job 101:
==> flow/design.v (excerpt) <==
module top(clk, rst, start,i, socin1
  ,socin2
  ,socin3
  ,socin4,
  socout1
  ,socout2
  ,socout3
  ,socout4
  ,outReady);
export LEC_CHECK = 0
export ABC_AREA = 1
export CAP_MARGIN = 15
export CORE_ASPECT_RATIO = 0.64
export CORE_MARGIN = 2
export CORE_UTILIZATION = 72
export CTS_CLUSTER_SIZE = 72
export HOLD_SLACK_MARGIN = -0.0
export PLACE_DENSITY_LB_ADDON = 0.26
export SLEW_MARGIN = 20
create_clock -name core_clock -period 2.97 [get_ports {clk}]
run.sh (not shown) runs the stock make flow with config.mk's settings and CLKGATE_MAP_FILE=.
Finished, but not clean: job 101, with negative setup slack.
[inputs] job 102 vs job 101
--- a/flow/config.mk
+++ b/flow/config.mk
@@ -9,2 +9 @@
-export CAP_MARGIN = 15
-export CORE_ASPECT_RATIO = 0.64
+export CAP_MARGIN = 20
@@ -13,3 +12 @@
-export CTS_CLUSTER_SIZE = 72
-export HOLD_SLACK_MARGIN = -0.0
-export PLACE_DENSITY_LB_ADDON = 0.26
+export PLACE_DENSITY_LB_ADDON = 0.2
==> flow/constraint.sdc <==
create_clock -name core_clock -period 3.33 [get_ports {clk}]
set_input_delay 0.6660 -clock core_clock [delete_from_list [all_inputs] [get_ports {clk}]]
set_output_delay 0.6660 -clock core_clock [all_outputs]
set_load 0.01 [all_outputs]
### Flow results
- From the logs: job 102 reached the end of the flow and failed the layout checks with negative setup slack.
- What the final checks of job 101 revealed, after a flow that finished every stage, was a layout that fails on negative setup slack.
- Job 102 vs job 101 — power drawn by the sequential cells dropped by more than 10%
- | worst clock skew on the final layout | job 102 vs job 101 | ≈ equal |
- Job 102: clock-cell share of area higher than job 101
- Summary of job 102 over job 101: vertical die dimension now larger, filler-free cell count of the finished design now smaller, critical path arrival now larger, clock-buffer cell count now larger.
- Cmp job 101 and job 102 / routing usage on met2 / lower: job 101
Relative to job 102, the following input files were edited for job 103:
--- a/flow/config.mk
+++ b/flow/config.mk
@@ -8 +7,0 @@
-export ABC_AREA = 1
@@ -11,2 +10,2 @@
-export CORE_UTILIZATION = 72
-export PLACE_DENSITY_LB_ADDON = 0.2
+export CORE_UTILIZATION = 38
+export PLACE_DENSITY = 0.6
==> flow/constraint.sdc <==
create_clock -name core_clock -period 5.98 [get_ports {clk}]
set_input_delay 1.1960 -clock core_clock [delete_from_list [all_inputs] [get_ports {clk}]]
set_output_delay 1.1960 -clock core_clock [all_outputs]
set_load 0.01 [all_outputs]
--- outcome ---
- Comparing job 102 and job 103, the higher finished layout cell area was measured on job 102.
- [job 103] headroom to the max-slew limit fell 7.5 points relative to job 102
- Between job 102 and job 103, the flow reports total power decreasing by more than half.
- Summary of job 102 and job 103: one run falls short of a clean finish, namely job 102.
- To summarise job 102: no stage aborted, but the layout did not pass its checks, failing on negative setup slack.
> inputs changed (job 103 -> job 104)
--- a/flow/config.mk
+++ b/flow/config.mk
@@ -7,0 +8 @@
+export ABC_AREA = 1
@@ -10,2 +11,3 @@
-export CORE_UTILIZATION = 38
-export PLACE_DENSITY = 0.6
+export CORE_UTILIZATION = 72
+export CTS_CLUSTER_SIZE = 26
+export PLACE_DENSITY_LB_ADDON = 0.2
==> flow/constraint.sdc <==
create_clock -name core_clock -period 4.05 [get_ports {clk}]
set_input_delay 0.8100 -clock core_clock [delete_from_list [all_inputs] [get_ports {clk}]]
set_output_delay 0.8100 -clock core_clock [all_outputs]
set_load 0.01 [all_outputs]
- Complete run, failing final checks: job 104, reason negative setup slack.
- Multi-input gate share of total cell area: job 104 lower than job 103
- The final estimated routing congestion in global placement in job 103 is 0.883 times that in job 104.
- Compared with job 103, yosys stat chip area in job 104 increased by a few percent.
- Cts-stage hold buffer count of job 103 is on par with job 104.
- Diff job 103 -> job 104: maximum achievable frequency went up by about 27%; post-route worst hold slack has remained practically unchanged.

Setup of v28:
Starting RTL as in the previous note.
==> flow/config.mk <==
export PLATFORM = sky130hd
export DESIGN_NAME = top
export DESIGN_NICKNAME = top
export VERILOG_FILES = /design/flow/design.v
export SDC_FILE = /design/flow/constraint.sdc
export NUM_CORES = 4
export LEC_CHECK = 0
export ABC_AREA = 1
export CAP_MARGIN = 20
export CORE_ASPECT_RATIO = 1.41
export CORE_MARGIN = 2
export CORE_UTILIZATION = 72
export CTS_CLUSTER_DIAMETER = 329
export CTS_CLUSTER_SIZE = 10
export PLACE_DENSITY = 0.37
export SETUP_SLACK_MARGIN = 0.48
export SLEW_MARGIN = 0
==> flow/constraint.sdc <==
create_clock -name core_clock -period 2.67 [get_ports {clk}]
set_input_delay 0.5340 -clock core_clock [delete_from_list [all_inputs] [get_ports {clk}]]
set_output_delay 0.5340 -clock core_clock [all_outputs]
set_load 0.01 [all_outputs]
The flow for v28 finished, though final verification flagged negative setup slack.
#### Input delta (v29 over v28)
- clearing CORE_ASPECT_RATIO, which used to be 1.41
- swapping 10 for 24 in CTS_CLUSTER_SIZE
- swapping 329 for 355 in CTS_CLUSTER_DIAMETER
- putting PLACE_DENSITY_LB_ADDON at 0.17 where nothing was set
- swapping 0 for 20 in SLEW_MARGIN
- swapping 0.48 for 0.78 in SETUP_SLACK_MARGIN
- clearing PLACE_DENSITY, which used to be 0.37
Results
- v29: aborted in global routing (tool error)
- From v28 to v29 the numbers moved as follows: area fraction in compound gates after synthesis stayed essentially flat, height of the die shows a reduction of 15%, hold buffer count at cts comparable, number of buffers inserted by port buffering comparable, post-synth design cell area barely changed.
- The die size on v29 is in line with that on v28.
- Per the comparison of v29 with v28, placeable core area -110 sq um, placed instance count ~0 delta.
For v36, these inputs were changed with respect to v29:
- PLACE_DENSITY_LB_ADDON: 0.17 -> unset
- CTS_CLUSTER_DIAMETER: 355 -> unset
- PLACE_DENSITY: unset -> 0.4
- CTS_CLUSTER_SIZE: 24 -> unset
- SETUP_SLACK_MARGIN: 0.78 -> unset
- ABC_AREA: 1 -> unset
Notes after the runs:
Of v36 and v29, none finishes clean. v36 finished every stage; the final checks, however, were not passed, the failures being negative setup slack. v29: it failed during global routing, and the tool reported GRT-0232. Re clock tree buffer depth: no difference whatsoever between v36 and v29. Number of distinct library cell variants in the gate-level netlist after synthesis sits higher in v36 than in v29. Max die area across v36 and v29: v29. Against v29 as the reference, v36 delivers a lower die outline height. Looking at yosys-reported design area after synthesis, v36 sits 3.5% below v29.
#### Input delta (v50 over v36)
- CTS_CLUSTER_SIZE now 31, previously not set
- PLACE_DENSITY_LB_ADDON now 0.2, previously not set
- SETUP_SLACK_MARGIN now 0.75, previously not set
- ABC_AREA now 1, previously not set
- PLACE_DENSITY no longer set, was 0.4
- the clock period (ns, I/O delays scaled along) now 2.87, was 2.67
Notes after the runs:
- The layout from v50, despite a flow that completed every stage, fails the layout checks, with the failing checks listed as max-capacitance violations, max-slew violations, negative setup slack.
- Total power: v50 higher than v36
- Summary of v50 over v36: final standard cell count with taps included and fillers excluded climbed 23%; internal power consumption dropped 8.1%.
Power is estimated from default activity; no workload was simulated.
